==> flow/design.v (excerpt) <==
module top (
    input clk,                   
    input mode,                  
    input song,                  
    input plus,                  
    input minus,                 
    input rst,                   
    input set,                   
    input refer,                 
    input player1,               
    input player2,               
    output reg [8:0] rope,       
    output reg [1:0] sel,        
    output reg [1:0] ledr,       
    output reg [1:0] ledg,       
    output reg [1:0] ledb,       
    output reg [3:0] ledop,      
    output reg [7:0] segdata1,   
    output reg [7:0] segdata0,   
    output reg [7:0] seg,        
    output reg [7:0] sel8,       
    output reg ledplayer1,       
    output reg ledplayer2,       
    output reg buzzer,           
    output reg round_indicator_1, 
    output reg round_indicator_2 
);
For scale: about 820 flip-flops.
export LEC_CHECK = 0
export CAP_MARGIN = 20
export CORE_MARGIN = 2
export CORE_UTILIZATION = 72
export CTS_CLUSTER_SIZE = 35
export PLACE_DENSITY = 0.7
export SETUP_SLACK_MARGIN = 1.7
export SLEW_MARGIN = 20
create_clock -name core_clock -period 6.49 [get_ports {clk}]
run.sh (not shown) runs the stock make flow with config.mk's settings and CLKGATE_MAP_FILE=.
Next try:
CORE_UTILIZATION = 37   (was 72)
CTS_CLUSTER_SIZE = default   (was 35)
PLACE_DENSITY = 0.6   (was 0.7)
SETUP_SLACK_MARGIN = default   (was 1.7)
clock period = 11.3 ns   (was 6.49 ns; I/O delays follow)
The new run completed with no timing, DRC or antenna violations.
Final area is higher by about 0.7%.
Die size came out higher by about 90%.
Global-route usage shrinks by 16 points.
Utilization falls by 39 points.
Wire length drops by 3.9%.
Via count decreases by 5.2%.
Setup slack is better by 2700 ps.
Maximum frequency went down by about 28%.
Non-clock buffer count goes down by 73.
Next try:
CORE_UTILIZATION = 58   (was 37)
clock period = 5.35 ns   (was 11.3 ns; I/O delays follow)
What happened: The changed run finished with timing, DRC and antenna clean. Cell area rose by 0.44%. Die size fell by 36%. Global-route usage rose by 8.6 points. Sequential power rose by 110%. First-iteration DRC count fell by 4.9%.

* * *

## v41
Starting RTL as in the previous note.
==> flow/config.mk <==
export PLATFORM = sky130hd
export DESIGN_NAME = top
export DESIGN_NICKNAME = top
export VERILOG_FILES = /design/flow/design.v
export SDC_FILE = /design/flow/constraint.sdc
export NUM_CORES = 4
export LEC_CHECK = 0
export CAP_MARGIN = 20
export CORE_MARGIN = 2
export CORE_UTILIZATION = 66
export CTS_CLUSTER_SIZE = 54
export GPL_ROUTABILITY_DRIVEN = 0
export PLACE_DENSITY_LB_ADDON = 0.02
export SLEW_MARGIN = 0
==> flow/constraint.sdc <==
create_clock -name core_clock -period 8.73 [get_ports {clk}]
set_input_delay 1.7460 -clock core_clock [delete_from_list [all_inputs] [get_ports {clk}]]
set_output_delay 1.7460 -clock core_clock [all_outputs]
set_load 0.01 [all_outputs]
v41 ended with every stage complete and zero timing, DRC or antenna violations.
For v30, these inputs were changed with respect to v41:
Settings: GPL_ROUTABILITY_DRIVEN removed (was 0); CTS_CLUSTER_SIZE removed (was 54); SLEW_MARGIN changed from 0 to 20; PLACE_DENSITY_LB_ADDON removed (was 0.02); CORE_UTILIZATION changed from 66 to 58; the clock period (ns, I/O delays scaled along) changed from 8.73 to 5.43.
--- outcome ---
v30 vs. v41: layout buffer count excluding clock buffers +96%, arrival time of the worst setup path -1.80 ns, clock share of power +0.7 points. The die outline height in v41 is 0.938 times that in v30. v30 against v41: total chip power went up, switching share of power did not really move. Diff v41 -> v30 | worst setup slack | decrease of 1.50 ns. Summary — placement-stage worst setup slack, v30 relative to v41: lower, by 1.85 ns. v30 and v41 ended up with roughly the same worst hold slack.
Changes in v57 relative to v30:
Settings: swapping 58 for 70 in CORE_UTILIZATION; putting CTS_CLUSTER_SIZE at 35 where nothing was set; swapping 5.43 for 6.49 in the clock period (ns, I/O delays scaled along).
### Flow results
Looking at launching element of the worst setup path, the bgm.cnt2[0] result is from v57; the bgm.cnt2[1] one comes from v30.
Compared with v30, in v57 buffers inserted during post-CTS setup optimization went down 1; sequential share of layout area up 0.91 points; non-clock buffer count in the final layout -about 35%.

* * *

Setup of try-nickel:
top again, from the RTL that the note above started with.
clock: 4.33 ns
lec_check: 0
abc_area: 1
cap_margin: 20
core_margin: 2
core_utilization: 72
cts_cluster_diameter: 133
cts_cluster_size: 16
place_density: 0.43
slew_margin: 20
try-nickel: complete, dirty (setup timing)
The following lists how try-lagoon was set up differently from try-nickel:
Settings: removing ABC_AREA (formerly 1); changing CORE_UTILIZATION from 72 to 40; removing CTS_CLUSTER_SIZE (formerly 16); changing PLACE_DENSITY from 0.43 to 0.6; removing CTS_CLUSTER_DIAMETER (formerly 133); changing the clock period (ns, I/O delays scaled along) from 4.33 to 5.01.
[summary]
Status try-lagoon: flow complete, layout not clean - setup timing. The netlist area before placement in try-lagoon was lower than what try-nickel gave. When the final numbers for try-lagoon and try-nickel were put side by side, the cell row count turned out to be greater in try-lagoon. Compared with try-nickel, try-lagoon degrades highest achievable clock rate. What try-nickel reported for reported leakage power has to be multiplied by 0.925 to get the figure for try-lagoon. Via count (try-nickel / try-lagoon): 1.12. Between try-lagoon and try-nickel, the number of filler cells placed in the layout is higher for try-lagoon.
Relative to try-lagoon, the following input files were edited for try-raven:
Settings: putting CELL_PAD_IN_SITES_DETAIL_PLACEMENT at 1 where nothing was set; putting GPL_ROUTABILITY_DRIVEN at 0 where nothing was set; putting CTS_CLUSTER_DIAMETER at 231 where nothing was set; swapping 5.01 for 10.0 in the clock period (ns, I/O delays scaled along).
Notes after the runs:
- The flow did not stop early for try-raven: all stages ran, and the layout cleared the timing, design-rule and antenna checks.
- Per the comparison of try-raven with try-lagoon, non-clock buffer count went down 180; worst setup slack went up 2.45 ns; combined buffer and inverter count along the critical path went down 2; design area went down about 2.8%; clock tree buffer count of the final layout went up 10.
Edits applied to the flow inputs when going from try-raven to try-indigo:
Settings: CORE_UTILIZATION changed from 40 to 69; CTS_CLUSTER_DIAMETER removed (was 231); GPL_ROUTABILITY_DRIVEN removed (was 0); CTS_CLUSTER_SIZE newly set to 41; CELL_PAD_IN_SITES_DETAIL_PLACEMENT removed (was 1); the clock period (ns, I/O delays scaled along) changed from 10.0 to 6.83.
Results
- Going from try-raven to try-indigo, met1 capacity usage during global routing now sits higher; worst path required time now sits lower; routed length per instance now sits lower.
- Lower global-route usage was reported by try-raven, not try-indigo.
- The lower highest attainable clock frequency came out of try-raven.
- Final critical path time including I/O delays and setup sits lower in try-indigo than in try-raven.
- try-indigo vs. try-raven: die area now smaller, areal power density over the cells grew by about 43%, critical path depth grew by about 3.7%, post-layout total power grew by 40%.
- The data arrival time of the critical path reported for try-indigo is smaller than that of try-raven by 1.50 ns.
Modified inputs, try-violet compared to try-indigo
Settings: putting GPL_TIMING_DRIVEN at 0 where nothing was set; swapping 20 for 0 in SLEW_MARGIN; putting GPL_ROUTABILITY_DRIVEN at 1 where nothing was set; putting TNS_END_PERCENT at 20 where nothing was set; putting CELL_PAD_IN_SITES_DETAIL_PLACEMENT at 1 where nothing was set; swapping 2 for 4 in CORE_MARGIN; putting CORE_ASPECT_RATIO at 0.52 where nothing was set; clearing PLACE_DENSITY, which used to be 0.6; swapping 41 for 24 in CTS_CLUSTER_SIZE; swapping 20 for 35 in CAP_MARGIN; putting MAX_ROUTING_LAYER at met4 where nothing was set; swapping 69 for 16 in CORE_UTILIZATION.
Results
- try-violet | status: complete | timing, DRC, antenna: pass
- When try-violet is set beside try-indigo, its number of gates resized after cts turns out to be 17 larger.
- try-violet ended with less worst hold slack after final layout than try-indigo.
- try-violet ended with more length of routed wiring on met1 than try-indigo.
- Re clock period minus worst slack: try-indigo and try-violet aren't equal, and the lower value belongs to try-indigo.
- Diff try-indigo -> try-violet | non-filler instance count after layout | up by more than half
- From try-indigo to try-violet the numbers moved as follows: fmax went down by 5.5%; logic depth of the worst setup path including buffers went up by about 11%; area growth from synthesis to layout went up by 9.7 points.
[inputs] try-quartz vs try-violet
Settings: GPL_ROUTABILITY_DRIVEN removed (was 1); CORE_ASPECT_RATIO removed (was 0.52); CORE_MARGIN changed from 4 to 2; CTS_CLUSTER_SIZE removed (was 24); MAX_ROUTING_LAYER removed (was met4); CORE_UTILIZATION changed from 16 to 59; GPL_TIMING_DRIVEN removed (was 0); CELL_PAD_IN_SITES_DETAIL_PLACEMENT removed (was 1); CAP_MARGIN changed from 35 to 20; SLEW_MARGIN changed from 0 to 20; TNS_END_PERCENT removed (was 20); the clock period (ns, I/O delays scaled along) changed from 6.83 to 5.09.
==> results <==
The flow completed for try-quartz, but it is not clean: the layout still shows setup timing. Compared with try-violet, try-quartz shows number of placed cells counting well taps lower by 32%. Compared to try-violet, try-quartz has portion of the layout cell area used by non-clock buffers 0.20 points higher. try-quartz against try-violet; cell depth of the worst setup path is down by more than 10%. Taking try-violet over try-quartz, the detailed-routed wire length on met2 ratio works out to 1.06. Delta(sequential share of layout area, try-quartz - try-violet) > 0. The lower cell count of try-quartz and try-violet is in try-quartz. The faster design of the two is try-quartz; try-violet tops out lower. try-quartz vs. try-violet: total number of vias has decreased, cell area after placement has decreased, post-route standard cell area excluding fillers has decreased, total power has increased.

* * *

Setup of run 1:
top again, from the RTL that the note above started with.
Settings: LEC_CHECK=0, CAP_MARGIN=30, CELL_PAD_IN_SITES_DETAIL_PLACEMENT=2, CORE_MARGIN=4, CORE_UTILIZATION=16, GPL_ROUTABILITY_DRIVEN=1, MAX_ROUTING_LAYER=met4, SLEW_MARGIN=0, TNS_END_PERCENT=80; clock period 8.43 ns.
Run 1: flow completed, timing, DRC and antenna clean
--- input diff run 1..run 2 ---
- CORE_UTILIZATION now 58, was 16
- CELL_PAD_IN_SITES_DETAIL_PLACEMENT now 0, was 2
- the clock period (ns, I/O delays scaled along) now 5.61, was 8.43
--- outcome ---
- Global-route usage was higher in run 2 than in run 1.
- Diff run 1 -> run 2 | share of the clock period used by the worst path | increase of 5.5 points
- Critical path arrival: run 2 vs run 1 down 2290 ps
- Run 2: done, clean on timing, DRC and antenna
- Summary of run 2 over run 1: power in the clock group now larger; critical path depth now sits higher; combinational fraction of design power decreased by 2.3 points relative to the old numbers; first-pass GRT wire length -84 mm.
- Comparing run 2 and run 1, the higher total placed cells including tap cells is on run 1.
- Summary of run 2 over run 1: total power climbed 40%; maximum fanout count along the critical path fell by 7.
Inputs modified between run 2 and run 3:
- SLEW_MARGIN: 0 -> 20
- CORE_UTILIZATION: 58 -> 70
- the clock period (ns, I/O delays scaled along): 5.61 -> 4.51
==> results <==
Run 3 vs. run 2: global-route wire length before repair went up 4.2%, total power after layout went up about 23%, count of unique library cells instantiated by Yosys held, area taken by multi-input logic gates went up 1.0%, cell resize tally after clock tree synthesis went up 35.
Comparing signed area change from the synthesized netlist to the final layout for run 2 and run 3, the smaller number came from run 2.
Sequential power share was higher in run 3 than in run 2.
As far as worst-case reg-to-reg path depth goes, run 3 and run 2 are indistinguishable; the numbers are identical.
STATUS run=run 3 STAGES=ALL_DONE FINAL_CHECKS=FAILED CAUSE=setup timing
Power figures rest on the tool's default switching activity, not on a simulated workload.
